job 3973:
## apb_top
module apb_top(
    input        pclk,
    input        presetn,
    input        start,
    input        write,
    input [31:0] addr,
    input [31:0] wdata,
    input [3:0]  strb,
    input [2:0]  prot,
    output [31:0] rdata,
    output        done,
    output        error
);
Size: about 110 I/O pins, roughly 19000 um2 of cells after synthesis.
Settings: LEC_CHECK=0, CAP_MARGIN=20, CORE_MARGIN=2, CORE_UTILIZATION=67, CTS_CLUSTER_DIAMETER=242, CTS_CLUSTER_SIZE=30, SLEW_MARGIN=20; clock period 3.44 ns.
run.sh (not shown) runs the stock make flow with config.mk's settings and CLKGATE_MAP_FILE=.
Job 3973: no failed stages, no open violations at the end
Changes in job 4220 relative to job 3973:
- a change of CTS_CLUSTER_SIZE from 30 to 32
- a deleted CTS_CLUSTER_DIAMETER that had been 242
- a change of CORE_UTILIZATION from 67 to 70
- a change of the clock period (ns, I/O delays scaled along) from 3.44 to 1.67
Results
- Job 4220 had finished all stages when the layout checks came back failing, citing negative setup slack.
- For job 3973, the beginning of the critical path was master.paddr[3], unlike job 4220, where it was master.paddr[13].
- Going from job 3973 to job 4220, clock tree buffer count of the final layout grew by more than 100%.
- On final tally of max-slew violations, job 3973 tracks job 4220 almost exactly.
- Sort job 4220 and job 3973 by floorplan die width asc -> top: job 4220
- Job 4220 vs job 3973, relative contribution of the clock network to total power went up by 9.8 points.
Inputs modified between job 4220 and job 6758:
- a deleted CTS_CLUSTER_SIZE that had been 32
- a change of CORE_UTILIZATION from 70 to 20
- a change of the clock period (ns, I/O delays scaled along) from 1.67 to 5.75
--- outcome ---
Job 6758 finished every stage and its layout cleared the timing, DRC and antenna checks.
Worst hold slack after final layout on job 6758 is ahead of job 4220.
For total routed wirelength, dividing the value from job 4220 by the value from job 6758 gives 1.3.
Diff job 4220 -> job 6758: total setup buffers inserted after CTS decreased 9, placed cell area decreased about 3.4%, cell count increased 43%.
Modified inputs, job 6725 compared to job 6758
- CTS_CLUSTER_SIZE: unset -> 38
- CORE_UTILIZATION: 20 -> 70
- ABC_AREA: unset -> 1
- HOLD_SLACK_MARGIN: unset -> 0.3
- SETUP_SLACK_MARGIN: unset -> 0.17
- the clock period (ns, I/O delays scaled along): 5.75 -> 1.66
==> results <==
Status job 6725: flow complete, layout not clean - negative setup slack
Critical-path cell with the highest stage delay = nand2b_2: job 6758; critical-path cell with the highest stage delay = dfrtp_1: job 6725
In the flow results for job 6725 and job 6758, the length in cells of the worst reg-to-reg path is larger on job 6725.
Compared with job 6758, job 6725 shows a higher wire length per cell.
Of job 6725 and job 6758, the run reporting the lower maximum operating frequency was job 6758.
Job 6758 → job 6725: via count went up 6555; cell count along the critical path went up 8.
Run comparison: job 6758 combinational family with the most area after synthesis multiplexers; job 6725 combinational family with the most area after synthesis simple AND/OR/NAND/NOR gates
Edits applied to the flow inputs when going from job 6725 to job 5290:
- ABC_AREA: 1 -> unset
- HOLD_SLACK_MARGIN: 0.3 -> 0.28
- CORE_UTILIZATION: 70 -> 40
- CTS_CLUSTER_SIZE: 38 -> unset
- SETUP_SLACK_MARGIN: 0.17 -> unset
- the clock period (ns, I/O delays scaled along): 1.66 -> 4.42
### Flow results
Job 5290 finished every stage and its layout cleared the timing, DRC and antenna checks.
Job 6725 finished all stages; however, its layout fails the closing checks, the failures being negative setup slack.
Taking job 6725 as the reference point, the routed wire length of job 5290 falls by 33%.
Global-route usage ends up lower on job 5290.
Looking at job 5290 and job 6725, the register area is a wash.
The lower time the worst path needs with I/O delays and setup of job 5290 and job 6725 is in job 6725.
Looking at part of the total power dissipated in combinational logic across job 5290 and job 6725, the one that comes out higher is job 6725.
Compare job 5290 and job 6725 | logic area lower: job 6725
As of job 5290, cell area reported after detailed placement had risen slightly compared to job 6725.
Per the comparison of job 5290 with job 6725, area growth from synthesis to layout has decreased, met2 track demand over resource in global routing down 36 points.
Setup changes, job 5290 to job 5911
- clearing HOLD_SLACK_MARGIN, which used to be 0.28
- swapping 4.42 for 3.0 in the clock period (ns, I/O delays scaled along)
### Flow results
| via count | higher: job 5911 |. Compare job 5911 and job 5290 | power lower: job 5290. The combined global-route utilization of all metal layers in job 5911 was higher than what job 5290 gave. Achievable clock frequency sits higher in job 5911 than in job 5290.

========
Starting RTL as in the previous note.
Settings: LEC_CHECK=0, ABC_AREA=1, CAP_MARGIN=20, CORE_MARGIN=2, CORE_UTILIZATION=68, CTS_CLUSTER_DIAMETER=400, SLEW_MARGIN=20; clock period 1.66 ns.
The first run ran to the end with violations: negative setup slack.
Edit:
- CORE_UTILIZATION: 68 -> 40
- CTS_CLUSTER_DIAMETER: 400 -> 201
- CTS_CLUSTER_SIZE: default -> 23
- MIN_ROUTING_LAYER: default -> met1
- SETUP_SLACK_MARGIN: default -> 0.4
- clock period: 1.66 -> 4.0 ns (I/O delays scaled with it)
=>
- With this change the flow went through all stages and came out clean
- count of clock-buffer cells in the layout came out lower by 40
- register-to-register slack gets better by 1.6 ns
- total power came out lower by 67%
- wire length came out lower by 7.7%
- worst setup slack gets better by 1.6 ns
- hold slack gets better by 0.060 ns
- area after synthesis is unchanged
- utilization came out lower by 42 points
- global-route usage came out lower by 16 points
- design area came out lower by 12%
Edit:
- ABC_AREA: 1 -> default
- CELL_PAD_IN_SITES_DETAIL_PLACEMENT: default -> 1
- CTS_CLUSTER_DIAMETER: 201 -> 243
- CTS_CLUSTER_SIZE: 23 -> default
- GPL_ROUTABILITY_DRIVEN: default -> 0
- HOLD_SLACK_MARGIN: default -> 0.28
- MIN_ROUTING_LAYER: met1 -> default
- SETUP_SLACK_MARGIN: 0.4 -> default
- clock period: 4.0 -> 4.42 ns (I/O delays scaled with it)
Result:
- clock skew is about the same
- maximum frequency came out lower by 18%
- utilization rose by 2.4 points
- first-iteration DRC count goes down by 68%
- total power climbs by 13%
- sequential share of layout area is lower by 5.1 points

========
Starting RTL as in the previous note.
export LEC_CHECK = 0
export ABC_AREA = 1
export CAP_MARGIN = 30
export CORE_ASPECT_RATIO = 0.5
export CORE_MARGIN = 2
export CORE_UTILIZATION = 16
export CTS_CLUSTER_DIAMETER = 220
export CTS_CLUSTER_SIZE = 15
export GPL_ROUTABILITY_DRIVEN = 1
export PLACE_DENSITY_LB_ADDON = 0.14
export SETUP_SLACK_MARGIN = 0.61
export SLEW_MARGIN = 20
create_clock -name core_clock -period 2.38 [get_ports {pclk}]
Rerun with:
Settings changed: ABC_AREA 1 to unset, CAP_MARGIN 30 to 20, CORE_ASPECT_RATIO 0.5 to unset, CORE_UTILIZATION 16 to 46, CTS_CLUSTER_DIAMETER 220 to unset, CTS_CLUSTER_SIZE 15 to unset, GPL_ROUTABILITY_DRIVEN 1 to unset, PLACE_DENSITY_LB_ADDON 0.14 to unset, SETUP_SLACK_MARGIN 0.61 to unset.
Clock period 2.38 ns to 3.0 ns, I/O delays scaled along.
What happened: Design area went down by 7.2%; power drops by 17%; worst hold slack is worse by 0.34 ns; combinational power went down by about 44%; routed wire length drops by about 40%; setup slack is better by 0.25 ns.
Rerun with:
Settings changed: CORE_UTILIZATION 46 to 40, CTS_CLUSTER_DIAMETER set to 201, CTS_CLUSTER_SIZE set to 23, MIN_ROUTING_LAYER set to met2.
Clock period 3.0 ns to 4.0 ns, I/O delays scaled along.
- wire length is higher by 0.70%
- flip-flop count does not change
- setup slack improves by 0.69 ns
- combinational power is lower by about 30%
- final area is lower by 5.1%
- non-clock buffer count is lower by 37
- first-iteration DRC count is higher to 3.1 times its value
- utilization is lower by 9.3 points
- hold slack improves by 0.25 ns
- sequential share of layout area is higher by 2.6 points
- die area is higher by 15%
Rerun with:
Settings changed: ABC_AREA set to 1, CORE_UTILIZATION 40 to 70, CTS_CLUSTER_DIAMETER 201 to unset, CTS_CLUSTER_SIZE 23 to 31, MIN_ROUTING_LAYER met2 to unset.
Clock period 4.0 ns to 1.66 ns, I/O delays scaled along.
The changed run completed, yet does not pass: setup timing. Worst hold slack improves by 0.026 ns. Non-clock buffer count climbs by 120. Clock skew barely changes. Setup slack gets worse by 1.7 ns. Critical path depth goes up by 8. Sequential power goes up by about 130%. Core utilization rises by 46 points. Global-route usage went up by 13 points. Power goes up to 3.0 times its value. Wire length came out higher by about 44%. Cell area increases by about 9%.

========
apb_top again, from the RTL that the note above started with.
Settings: LEC_CHECK=0, CAP_MARGIN=20, CORE_MARGIN=2, CORE_UTILIZATION=67, CTS_CLUSTER_DIAMETER=242, CTS_CLUSTER_SIZE=30, MAX_ROUTING_LAYER=met4, SETUP_SLACK_MARGIN=0.64, SLEW_MARGIN=20; clock period 2.15 ns.
The first run finished but failed the layout checks on setup timing.
Then changed:
--- a/flow/config.mk
+++ b/flow/config.mk
@@ -9,7 +9,7 @@
 export CORE_MARGIN = 2
-export CORE_UTILIZATION = 67
+export CORE_UTILIZATION = 72
 export CTS_CLUSTER_DIAMETER = 242
 export CTS_CLUSTER_SIZE = 30
-export MAX_ROUTING_LAYER = met4
-export SETUP_SLACK_MARGIN = 0.64
+export HOLD_SLACK_MARGIN = -0.08
 export SLEW_MARGIN = 20
+export TNS_END_PERCENT = 5
==> flow/constraint.sdc (replaced) <==
create_clock -name core_clock -period 3.44 [get_ports {pclk}]
set_input_delay 0.6880 -clock core_clock [delete_from_list [all_inputs] [get_ports {pclk}]]
set_output_delay 0.6880 -clock core_clock [all_outputs]
set_load 0.01 [all_outputs]
Outcome: The changed run ran to the end with no violations. Combinational power goes down by 51%. Routed wire length goes down by 22%. Clock power goes down by 39%. Register-to-register slack improved by 0.87 ns. Cell count goes down by 8.6%. Via count goes down by 9.7%. Hold slack got worse by 0.30 ns. Die area goes down by 6.8%. Power goes down by 41%. Cell area goes down by 13%. Sequential power goes down by 38%.
Then changed:
--- a/flow/config.mk
+++ b/flow/config.mk
@@ -7,8 +7,6 @@
 export LEC_CHECK = 0
+export ABC_AREA = 1
 export CAP_MARGIN = 20
 export CORE_MARGIN = 2
-export CORE_UTILIZATION = 72
-export CTS_CLUSTER_DIAMETER = 242
-export CTS_CLUSTER_SIZE = 30
-export HOLD_SLACK_MARGIN = -0.08
+export CORE_UTILIZATION = 68
 export SLEW_MARGIN = 20
==> flow/constraint.sdc (replaced) <==
create_clock -name core_clock -period 1.63 [get_ports {pclk}]
set_input_delay 0.3260 -clock core_clock [delete_from_list [all_inputs] [get_ports {pclk}]]
set_output_delay 0.3260 -clock core_clock [all_outputs]
set_load 0.01 [all_outputs]
This time the run ran to the end with violations: setup timing.
Power is higher to 2.6 times its value.
Synthesized cell count is higher by about 70%.
Fmax is higher by 24%.
Via count is higher by 45%.
Final cell count is higher by about 56%.
Global-route usage is higher by 6.3 points.
Sequential share of layout area is lower by 3.0 points.
Power figures rest on the tool's default switching activity, not on a simulated workload.
